Setup of build 28:
Design cordic_sin_cos, start of the top module:
module cordic_sin_cos
(
    input clk,
    input reset_n,
    input i_call,
    input [31:0] i_data,
    output o_done,
    output [31:0] o_cos,
    output [31:0] o_sin
);
Settings: LEC_CHECK=0, ABC_AREA=1, CAP_MARGIN=20, CORE_MARGIN=2, CORE_UTILIZATION=72, CTS_CLUSTER_DIAMETER=269, CTS_CLUSTER_SIZE=49, HOLD_SLACK_MARGIN=-0.09, MAX_ROUTING_LAYER=met4, PLACE_DENSITY=0.73, SLEW_MARGIN=20; clock period 15.7 ns.
run.sh (not shown) runs the stock make flow with config.mk's settings and CLKGATE_MAP_FILE=.
As the logs show, build 28 stopped at 5_1_grt after a tool error, so it never reached the end of the flow.
[inputs] build 83 vs build 28
Settings: removing CTS_CLUSTER_DIAMETER (formerly 269); removing PLACE_DENSITY (formerly 0.73); removing ABC_AREA (formerly 1); removing CTS_CLUSTER_SIZE (formerly 49); removing MAX_ROUTING_LAYER (formerly met4); removing HOLD_SLACK_MARGIN (formerly -0.09); changing CORE_UTILIZATION from 72 to 36; changing the clock period (ns, I/O delays scaled along) from 15.7 to 32.6.
Results
- Build 83: all stages complete, timing, DRC and antenna checks passed
- Of build 83 and build 28, build 83 shows the lower count of cells resized by post-cts repair, with build 28 above it.
- Build 83: post-CTS repair timing setup buffer count 31 below build 28
- Relative to build 28, die area has increased by 96% in build 83.
- Against build 28, build 83 reports a total instance count after detailed placement that is lower.
- Build 83 vs. build 28: cell count listed in synth_stat.txt went down by 614.
- The final reports for build 83 and build 28 show simple-gate share of the synthesized area lower in the former.
- Of build 83 and build 28, the higher area of the synthesized netlist per yosys stat belongs to build 28.
- Build 28 has a higher area after synthesis than build 83.
diff inputs: build 83 => build 54
Settings: setting ABC_AREA to 1 for the first time; setting PLACE_DENSITY to 0.39 for the first time; setting CTS_CLUSTER_DIAMETER to 375 for the first time; changing CORE_UTILIZATION from 36 to 70; setting CTS_CLUSTER_SIZE to 100 for the first time; changing the clock period (ns, I/O delays scaled along) from 32.6 to 21.6.
- Post-route setup TNS: build 54 < build 83
- Changes observed in build 54 relative to build 83: cell area after layout grew by 7.0%; area of the mapped netlist now larger; logic depth of the worst register-to-register path climbed 15.
- When build 54 is set beside build 83, its cell count turns out to be 350 larger.
- For instance tally after logic synthesis, dividing the value from build 54 by the value from build 83 gives 1.16.
- Between build 54 and build 83, the effective utilization at floorplan is lower for build 83.
- In build 54 the implementation ran to completion but is not tape-out ready, as the final checks report negative setup slack.
The following lists how build 30 was set up differently from build 54:
Settings: CELL_PAD_IN_SITES_DETAIL_PLACEMENT newly set to 0; CTS_CLUSTER_DIAMETER removed (was 375); PLACE_DENSITY removed (was 0.39); SETUP_SLACK_MARGIN newly set to 0.83; GPL_TIMING_DRIVEN newly set to 1; HOLD_SLACK_MARGIN newly set to 0.03; CTS_CLUSTER_SIZE changed from 100 to 14; the clock period (ns, I/O delays scaled along) changed from 21.6 to 15.8.
## What came out
Build 30 did not finish; the tool stopped in 5_1_grt with error GRT-0232.
From build 54 to build 30 the numbers moved as follows: half-perimeter wire length after detailed placement climbed about 5.5%, setup slack after placement dropped 3.96 ns, cell row count barely changed, number of post-CTS setup repair buffers climbed 33.

Setup of build 50:
cordic_sin_cos again, from the RTL that the note above started with.
clock: 30.0 ns
lec_check: 0
cap_margin: 20
core_aspect_ratio: 0.5
core_margin: 2
core_utilization: 28
setup_slack_margin: -2.0
slew_margin: 5
Every stage of build 50 finished as expected; the final checks, on the other hand, flagged negative setup slack, which means the layout fails.
Relative to build 50, the following input files were edited for build 55:
# build 50
export LEC_CHECK = 0
export CAP_MARGIN = 20
export CORE_ASPECT_RATIO = 0.5
export CORE_MARGIN = 2
export CORE_UTILIZATION = 28
export SETUP_SLACK_MARGIN = -2.0
export SLEW_MARGIN = 5
create_clock -name core_clock -period 30.0 [get_ports {clk}]
# build 55
export LEC_CHECK = 0
export CAP_MARGIN = 20
export CORE_MARGIN = 2
export CORE_UTILIZATION = 40
export SLEW_MARGIN = 20
create_clock -name core_clock -period 29.1 [get_ports {clk}]
--- outcome ---
Build 55: all stages complete, timing, DRC and antenna checks passed
| post-place setup slack | lower: build 55 |
Side by side, multi-input combinational area share turned out higher in build 55 than in build 50.
The worst hold slack on build 55 is in line with that on build 50.
| global-route usage | lower: build 50 |
Taking build 55 over build 50, the final instance count without filler cells ratio works out to 0.928.
Build 55 reports its capturing element of the worst setup path as u_sin_cos.deg[13] while build 50 reports u_sin_cos.deg[19].
#### Input delta (build 18 over build 55)
# build 55
export LEC_CHECK = 0
export CAP_MARGIN = 20
export CORE_MARGIN = 2
export CORE_UTILIZATION = 40
export SLEW_MARGIN = 20
create_clock -name core_clock -period 29.1 [get_ports {clk}]
# build 18
export LEC_CHECK = 0
export CAP_MARGIN = 20
export CORE_MARGIN = 10
export CORE_UTILIZATION = 40
export GPL_TIMING_DRIVEN = 0
export SLEW_MARGIN = 35
create_clock -name core_clock -period 30.0 [get_ports {clk}]
==> comparison <==
- Build 18 completed; timing, DRC and antenna clean
- Relative to build 55, relative area of clock buffers and inverters in the final design has gone down in build 18.
- Build 18: number of fill cells higher than build 55
- Looking at setup slack, build 18 sits below build 55.
- Looking only at die extent in x, and setting everything else aside, the higher value of build 18 and build 55 goes to build 18.
- Diff build 55 -> build 18: register-to-register slack shows a reduction of 3.09 ns, total wire length after detailed routing rose 16,000 um, number of nets in the layout up about 3.6%.
Setup changes, build 18 to build 72
# build 18
export LEC_CHECK = 0
export CAP_MARGIN = 20
export CORE_MARGIN = 10
export CORE_UTILIZATION = 40
export GPL_TIMING_DRIVEN = 0
export SLEW_MARGIN = 35
create_clock -name core_clock -period 30.0 [get_ports {clk}]
# build 72
export LEC_CHECK = 0
export CAP_MARGIN = 20
export CELL_PAD_IN_SITES_DETAIL_PLACEMENT = 1
export CORE_ASPECT_RATIO = 1.34
export CORE_MARGIN = 2
export CORE_UTILIZATION = 65
export CTS_CLUSTER_SIZE = 26
export GPL_ROUTABILITY_DRIVEN = 0
export HOLD_SLACK_MARGIN = 0.09
export MIN_ROUTING_LAYER = met2
export PLACE_DENSITY = 0.46
export SLEW_MARGIN = 15
export TNS_END_PERCENT = 55
create_clock -name core_clock -period 30.0 [get_ports {clk}]
==> results <==
What ended build 72 was a tool error in 4_1_cts; the run never finished. Reported for build 18 and build 72, synthesized chip area reported by yosys turned out identical to the last digit. Build 72 — placeable core region 39% lower, build 18 as reference. Build 72 vs. build 18: count of standard-cell rows went down by 9. The detailed placer's ending HPWL in build 72 is 1.16 times that in build 18. Per the comparison of build 72 with build 18, number of input and output port buffers inserted saw an increase; horizontal die dimension shows a reduction of about 36%; die size dropped 37,000 um^2; chip height decreased by about 14% relative to the old numbers.

## job 101
Starting RTL as in the previous note.
make LEC_CHECK=0 ABC_AREA=1 CAP_MARGIN=20 CORE_MARGIN=2 CORE_UTILIZATION=59 CTS_CLUSTER_DIAMETER=368 CTS_CLUSTER_SIZE=98 PLACE_DENSITY=0.37 SETUP_SLACK_MARGIN=-0.62 SLEW_MARGIN=20 TNS_END_PERCENT=10 finish   # period 16.5 ns
Job 101: complete, dirty (setup timing)
#### Input delta (job 102 over job 101)
Settings: PLACE_DENSITY no longer set, was 0.37; CORE_UTILIZATION now 22, was 59; SETUP_SLACK_MARGIN no longer set, was -0.62; CTS_CLUSTER_SIZE no longer set, was 98; TNS_END_PERCENT no longer set, was 10; ABC_AREA no longer set, was 1; CTS_CLUSTER_DIAMETER no longer set, was 368; the clock period (ns, I/O delays scaled along) now 37.0, was 16.5.
--- outcome ---
The final layout from job 102, which completed every stage, passed the timing, design-rule and antenna checks at the end of the flow. The via count reported for job 102 is lower than the one for job 101. Post-synthesis instance total for job 102 is lower than for job 101. Synthesized area (job 102 vs. job 101) decreases slightly. Diff job 101 -> job 102 | net count entering floorplan | down by more than 10%.
The inputs of job 103 differ from those of job 102 as listed below.
Settings: putting MAX_ROUTING_LAYER at met4 where nothing was set; swapping 22 for 65 in CORE_UTILIZATION; swapping 37.0 for 23.3 in the clock period (ns, I/O delays scaled along).
## What came out
- What ended job 103 was a tool error in global routing; the run never finished.
- Synthesized net count: job 103 vs job 102 identical
- Summary of job 103 over job 102: share of synthesized cell area in full adder, half adder and majority cells stayed essentially flat; overall chip area fell by 66%; starting density of the core rose by 44 points.
#### Input delta (job 104 over job 103)
Settings: CTS_CLUSTER_DIAMETER: unset -> 381; MAX_ROUTING_LAYER: met4 -> unset; ABC_AREA: unset -> 1; CORE_UTILIZATION: 65 -> 58; TNS_END_PERCENT: unset -> 5; the clock period (ns, I/O delays scaled along): 23.3 -> 16.2.
Notes after the runs:
- The runs compared here, job 103 and job 104, all ended either early or with open violations.
- Layout checks on job 104: not met. Flow itself completed; violations: setup timing.
- Of job 104 and job 103, the run reporting the higher net count entering floorplan was job 104.
- | synthesized area | job 104 vs job 103 | about 0.8% higher |
- Going from job 103 to job 104, cell row count up 5, routability-driven placement congestion ratio down 7.7%, chip area in the Yosys report up 0.84%, worst slack at placement down 1.93 ns.
- Cmp job 104 vs job 103: simple-gate share of the synthesized area higher in job 104
- Re placeable core area: job 104 and job 103 aren't equal, and the higher value belongs to job 104.

cordic_sin_cos again, from the RTL that the note above started with.
clock: 12.8 ns
lec_check: 0
abc_area: 1
cap_margin: 20
core_margin: 2
core_utilization: 72
cts_cluster_diameter: 369
cts_cluster_size: 95
place_density: 0.38
setup_slack_margin: 3.12
slew_margin: 20
tns_end_percent: 10
The first run ended with an error in global routing with GRT-0232.
==> next run, changes <==
- ABC_AREA: 1 -> not set
- CORE_UTILIZATION: 72 -> 40
- CTS_CLUSTER_DIAMETER: 369 -> not set
- CTS_CLUSTER_SIZE: 95 -> not set
- PLACE_DENSITY: 0.38 -> not set
- SETUP_SLACK_MARGIN: 3.12 -> not set
- TNS_END_PERCENT: 10 -> not set
- clock period: 12.8 -> 30.0 ns (I/O delays scaled with it)
The changed run passed the timing, design-rule and antenna checks.
Die size increases by 77%.
Area after synthesis decreases by 0.84%.
Synthesized cell count decreases by 14%.
==> next run, changes <==
- CORE_UTILIZATION: 40 -> 65
- CTS_CLUSTER_DIAMETER: not set -> 377
- MAX_ROUTING_LAYER: not set -> met4
- clock period: 30.0 -> 23.3 ns (I/O delays scaled with it)
With this change the flow did not get past global routing with ODB-0269. Synthesized area is unchanged. Synthesized cell count is unchanged. Die area is lower by 38%.
==> next run, changes <==
- CAP_MARGIN: 20 -> 0
- CORE_ASPECT_RATIO: not set -> 0.5
- CORE_UTILIZATION: 65 -> 72
- CTS_CLUSTER_DIAMETER: 377 -> not set
- MAX_ROUTING_LAYER: met4 -> not set
- SETUP_SLACK_MARGIN: not set -> -2.0
- clock period: 23.3 -> 30.0 ns (I/O delays scaled with it)
Result:
- Now the flow finished but failed the layout checks on negative setup slack
- synthesized cell count does not change
- die size is lower by roughly a tenth
- synthesized area is unchanged
